Design my_chip, start of the top module:
module my_chip (
    input logic [11:0] io_in,  
    output logic [11:0] io_out,  
    input logic clock,
    input logic reset  
);
Settings: LEC_CHECK=0, ABC_AREA=0, CAP_MARGIN=20, CORE_MARGIN=2, CORE_UTILIZATION=72, CTS_CLUSTER_SIZE=100, GPL_ROUTABILITY_DRIVEN=0, GPL_TIMING_DRIVEN=1, HOLD_SLACK_MARGIN=-0.09, MAX_ROUTING_LAYER=met5, PLACE_DENSITY=0.35, SETUP_SLACK_MARGIN=0.76, SLEW_MARGIN=20, TNS_END_PERCENT=100; clock period 3.89 ns.
run.sh (not shown) runs the stock make flow with config.mk's settings and CLKGATE_MAP_FILE=.
The baseline produced a layout that fails on setup timing.
Edit:
Settings changed: ABC_AREA 0 to default, CORE_UTILIZATION 72 to 40, CTS_CLUSTER_SIZE 100 to default, GPL_ROUTABILITY_DRIVEN 0 to default, GPL_TIMING_DRIVEN 1 to default, HOLD_SLACK_MARGIN -0.09 to default, MAX_ROUTING_LAYER met5 to default, PLACE_DENSITY 0.35 to default, SETUP_SLACK_MARGIN 0.76 to default, TNS_END_PERCENT 100 to default.
Clock period 3.89 ns to 6.86 ns, I/O delays scaled along.
After rerunning: The new run produced a clean layout. First-iteration DRC count came out lower by 33%. Clock-buffer cell count rose by 1. Worst setup slack gains 1.1 ns. Via count fell by 9.8%.
Edit:
Settings changed: ABC_AREA from default to 1, CORE_UTILIZATION 40 to 71, CTS_CLUSTER_SIZE from default to 14, PLACE_DENSITY_LB_ADDON from default to 0.12, SETUP_SLACK_MARGIN from default to 0.65.
Clock period 6.86 ns to 3.98 ns, I/O delays scaled along.
Outcome: The new run finished clean. Power climbs by 72%. Final area rises by 9.3%. Final cell count went up by 8.6%. Clock power is higher by 60%. Worst setup slack gets worse by 0.64 ns. Via count came out higher by 17%. Wire length increases by 14%. Global-route usage came out higher by 18 points. Register-to-register slack is worse by 2.0 ns.

my_chip again, from the RTL that the note above started with.
==> flow/config.mk <==
export PLATFORM = sky130hd
export DESIGN_NAME = my_chip
export DESIGN_NICKNAME = my_chip
export VERILOG_FILES = /design/flow/design.v
export SDC_FILE = /design/flow/constraint.sdc
export NUM_CORES = 4
export LEC_CHECK = 0
export CAP_MARGIN = 25
export CELL_PAD_IN_SITES_DETAIL_PLACEMENT = 2
export CELL_PAD_IN_SITES_GLOBAL_PLACEMENT = 3
export CORE_ASPECT_RATIO = 0.75
export CORE_MARGIN = 5
export CORE_UTILIZATION = 40
export CTS_CLUSTER_DIAMETER = 106
export GPL_TIMING_DRIVEN = 0
export HOLD_SLACK_MARGIN = -0.07
export MAX_ROUTING_LAYER = met5
export MIN_ROUTING_LAYER = met2
export SLEW_MARGIN = 20
export TNS_END_PERCENT = 45
==> flow/constraint.sdc <==
create_clock -name core_clock -period 4.49 [get_ports {clock}]
set_input_delay 0.8980 -clock core_clock [delete_from_list [all_inputs] [get_ports {clock}]]
set_output_delay 0.8980 -clock core_clock [all_outputs]
set_load 0.01 [all_outputs]
The starting point finished but fails on setup timing.
==> next run, changes <==
==> flow/config.mk (replaced) <==
export PLATFORM = sky130hd
export DESIGN_NAME = my_chip
export DESIGN_NICKNAME = my_chip
export VERILOG_FILES = /design/flow/design.v
export SDC_FILE = /design/flow/constraint.sdc
export NUM_CORES = 4
export LEC_CHECK = 0
export CAP_MARGIN = 35
export CELL_PAD_IN_SITES_DETAIL_PLACEMENT = 2
export CELL_PAD_IN_SITES_GLOBAL_PLACEMENT = 3
export CORE_ASPECT_RATIO = 0.58
export CORE_MARGIN = 5
export CORE_UTILIZATION = 49
export GPL_ROUTABILITY_DRIVEN = 0
export HOLD_SLACK_MARGIN = -0.0
export SETUP_SLACK_MARGIN = -0.26
export SLEW_MARGIN = 20
==> flow/constraint.sdc (replaced) <==
create_clock -name core_clock -period 9.16 [get_ports {clock}]
set_input_delay 1.8320 -clock core_clock [delete_from_list [all_inputs] [get_ports {clock}]]
set_output_delay 1.8320 -clock core_clock [all_outputs]
set_load 0.01 [all_outputs]
The new run never finished: it broke off in 3_1_place_gp_skip_io.
Synthesized cell count is unchanged.
Synthesized area stays the same.
Die area came out lower by 18%.
==> next run, changes <==
==> flow/config.mk (replaced) <==
export PLATFORM = sky130hd
export DESIGN_NAME = my_chip
export DESIGN_NICKNAME = my_chip
export VERILOG_FILES = /design/flow/design.v
export SDC_FILE = /design/flow/constraint.sdc
export NUM_CORES = 4
export LEC_CHECK = 0
export CAP_MARGIN = 20
export CORE_MARGIN = 2
export CORE_UTILIZATION = 66
export SLEW_MARGIN = 20
==> flow/constraint.sdc (replaced) <==
create_clock -name core_clock -period 6.86 [get_ports {clock}]
set_input_delay 1.3720 -clock core_clock [delete_from_list [all_inputs] [get_ports {clock}]]
set_output_delay 1.3720 -clock core_clock [all_outputs]
set_load 0.01 [all_outputs]
What happened:
- Now the flow finished with timing, DRC and antenna clean
- synthesized area stays the same
- synthesized cell count is unchanged
- die size fell by 29%
==> next run, changes <==
--- a/flow/config.mk
+++ b/flow/config.mk
@@ -6,6 +6,9 @@
 export NUM_CORES = 4
 export LEC_CHECK = 0
-export CAP_MARGIN = 20
+export CAP_MARGIN = 40
 export CORE_MARGIN = 2
-export CORE_UTILIZATION = 66
+export CORE_UTILIZATION = 72
+export CTS_CLUSTER_DIAMETER = 51
+export CTS_CLUSTER_SIZE = 23
+export PLACE_DENSITY = 0.67
 export SLEW_MARGIN = 20
==> flow/constraint.sdc (replaced) <==
create_clock -name core_clock -period 9.03 [get_ports {clock}]
set_input_delay 1.8060 -clock core_clock [delete_from_list [all_inputs] [get_ports {clock}]]
set_output_delay 1.8060 -clock core_clock [all_outputs]
set_load 0.01 [all_outputs]
Result: Worst setup slack improved by 1.7 ns. Worst hold slack gets better by 0.0059 ns. Via count grows slightly. Design area is about the same. Wire length rises slightly. Sequential share of layout area hardly moves. Power decreases by a quarter to a third.

Starting RTL as in the previous note.
clock: 8.92 ns
lec_check: 0
cap_margin: 20
core_margin: 2
core_utilization: 72
cts_cluster_size: 21
gpl_routability_driven: 0
gpl_timing_driven: 1
hold_slack_margin: 0.29
max_routing_layer: met5
place_density_lb_addon: 0.01
setup_slack_margin: 2.61
slew_margin: 20
tns_end_percent: 35
The starting point passed the timing, DRC and antenna checks.
Next try:
--- a/flow/config.mk
+++ b/flow/config.mk
@@ -7,2 +7,3 @@
 export LEC_CHECK = 0
+export ABC_AREA = 1
 export CAP_MARGIN = 20
@@ -10,9 +11,9 @@
 export CORE_UTILIZATION = 72
-export CTS_CLUSTER_SIZE = 21
+export CTS_CLUSTER_SIZE = 100
 export GPL_ROUTABILITY_DRIVEN = 0
 export GPL_TIMING_DRIVEN = 1
-export HOLD_SLACK_MARGIN = 0.29
+export HOLD_SLACK_MARGIN = -0.09
 export MAX_ROUTING_LAYER = met5
-export PLACE_DENSITY_LB_ADDON = 0.01
-export SETUP_SLACK_MARGIN = 2.61
+export PLACE_DENSITY_LB_ADDON = 0.19
+export SETUP_SLACK_MARGIN = 0.76
 export SLEW_MARGIN = 20
==> flow/constraint.sdc (replaced) <==
create_clock -name core_clock -period 3.89 [get_ports {clock}]
set_input_delay 0.7780 -clock core_clock [delete_from_list [all_inputs] [get_ports {clock}]]
set_output_delay 0.7780 -clock core_clock [all_outputs]
set_load 0.01 [all_outputs]
The new run finished clean.
Final area grows by about 10%.
Core utilization rises by 3.5 points.
Count of clock-buffer cells in the layout rose by 2.
Total power goes up by 130%.
Clock skew falls by 0.0087 ns.

Starting RTL as in the previous note.
clock: 10.4 ns
lec_check: 0
cap_margin: 20
cell_pad_in_sites_detail_placement: 1
cell_pad_in_sites_global_placement: 3
core_aspect_ratio: 1.79
core_margin: 2
core_utilization: 40
cts_cluster_size: 98
gpl_routability_driven: 0
hold_slack_margin: -0.05
min_routing_layer: met2
place_density_lb_addon: 0.21
setup_slack_margin: 2.98
slew_margin: 0
tns_end_percent: 30
Then changed:
- CELL_PAD_IN_SITES_DETAIL_PLACEMENT: 1 -> default
- CELL_PAD_IN_SITES_GLOBAL_PLACEMENT: 3 -> default
- CORE_ASPECT_RATIO: 1.79 -> default
- CORE_UTILIZATION: 40 -> 72
- CTS_CLUSTER_SIZE: 98 -> default
- GPL_ROUTABILITY_DRIVEN: 0 -> default
- HOLD_SLACK_MARGIN: -0.05 -> default
- MIN_ROUTING_LAYER: met2 -> default
- PLACE_DENSITY_LB_ADDON: 0.21 -> default
- SETUP_SLACK_MARGIN: 2.98 -> default
- SLEW_MARGIN: 0 -> 20
- TNS_END_PERCENT: 30 -> default
- clock period: 10.4 -> 5.91 ns (I/O delays scaled with it)
=> Cell area shrinks by 1.8%. Wire length shrinks by about 24%. Clock power grows by 66%. Setup slack loses 3.2 ns. Via count shrinks by 28%.
Then changed:
- ABC_AREA: default -> 1
- PLACE_DENSITY: default -> 0.42
- SETUP_SLACK_MARGIN: default -> 0.8
- clock period: 5.91 -> 4.57 ns (I/O delays scaled with it)
After rerunning:
- via count went up by 13%
- utilization climbs by 0.92 points
- routed wire length climbs by 14%
- sequential share of layout area went down by 2.4 points
- clock skew increases by 0.017 ns
- clock power is higher by 26%
Then changed:
- CORE_UTILIZATION: 72 -> 71
- PLACE_DENSITY: 0.42 -> default
- PLACE_DENSITY_LB_ADDON: default -> 0.12
- SETUP_SLACK_MARGIN: 0.8 -> 0.65
- clock period: 4.57 -> 5.86 ns (I/O delays scaled with it)
After rerunning:
- The new run finished clean
- power fell by 20%
- global-route usage came out lower by 3.5 points
- utilization went down by 3.5 points
- clock skew is higher by 0.015 ns
- cell count barely changes
- non-clock buffer count goes down by 50
- design area is lower by about 2.3%
- hold slack is about the same
- die size goes up by about 1.4%
- sequential power came out lower by about 22%
- wire length falls by about 8%
Then changed:
- ABC_AREA: 1 -> default
- CORE_UTILIZATION: 71 -> 72
- CTS_CLUSTER_DIAMETER: default -> 51
- CTS_CLUSTER_SIZE: default -> 58
- PLACE_DENSITY: default -> 0.67
- PLACE_DENSITY_LB_ADDON: 0.12 -> default
- SETUP_SLACK_MARGIN: 0.65 -> default
- clock period: 5.86 -> 9.03 ns (I/O delays scaled with it)
Result:
- worst hold slack hardly moves
- global-route usage rises by 0.45 points
- via count drops by 8.7%
- core utilization rises by 1.3 points
- synthesized area went down by 5.0%
- worst setup slack gains 1.8 ns
- cell area drops by 5.8%
- sequential share of layout area came out higher by 2.2 points
- sequential power fell by 37%
Then changed:
- ABC_AREA: default -> 1
- CTS_CLUSTER_DIAMETER: 51 -> 84
- CTS_CLUSTER_SIZE: 58 -> 10
- PLACE_DENSITY: 0.67 -> 0.42
- SETUP_SLACK_MARGIN: default -> 1.36
- clock period: 9.03 -> 4.57 ns (I/O delays scaled with it)
The new run passed the timing, DRC and antenna checks.
Worst hold slack hardly moves.
Wire length climbs by 22%.
Count of clock-buffer cells in the layout goes up by 9.
Total power rose by 110%.
Sequential power is higher by 100%.
Die area rises by 5.2%.
Critical path depth rises by 8.
First-iteration DRC count came out higher by 32%.
Worst setup slack gets worse by 1.8 ns.
Power figures rest on the tool's default switching activity, not on a simulated workload.
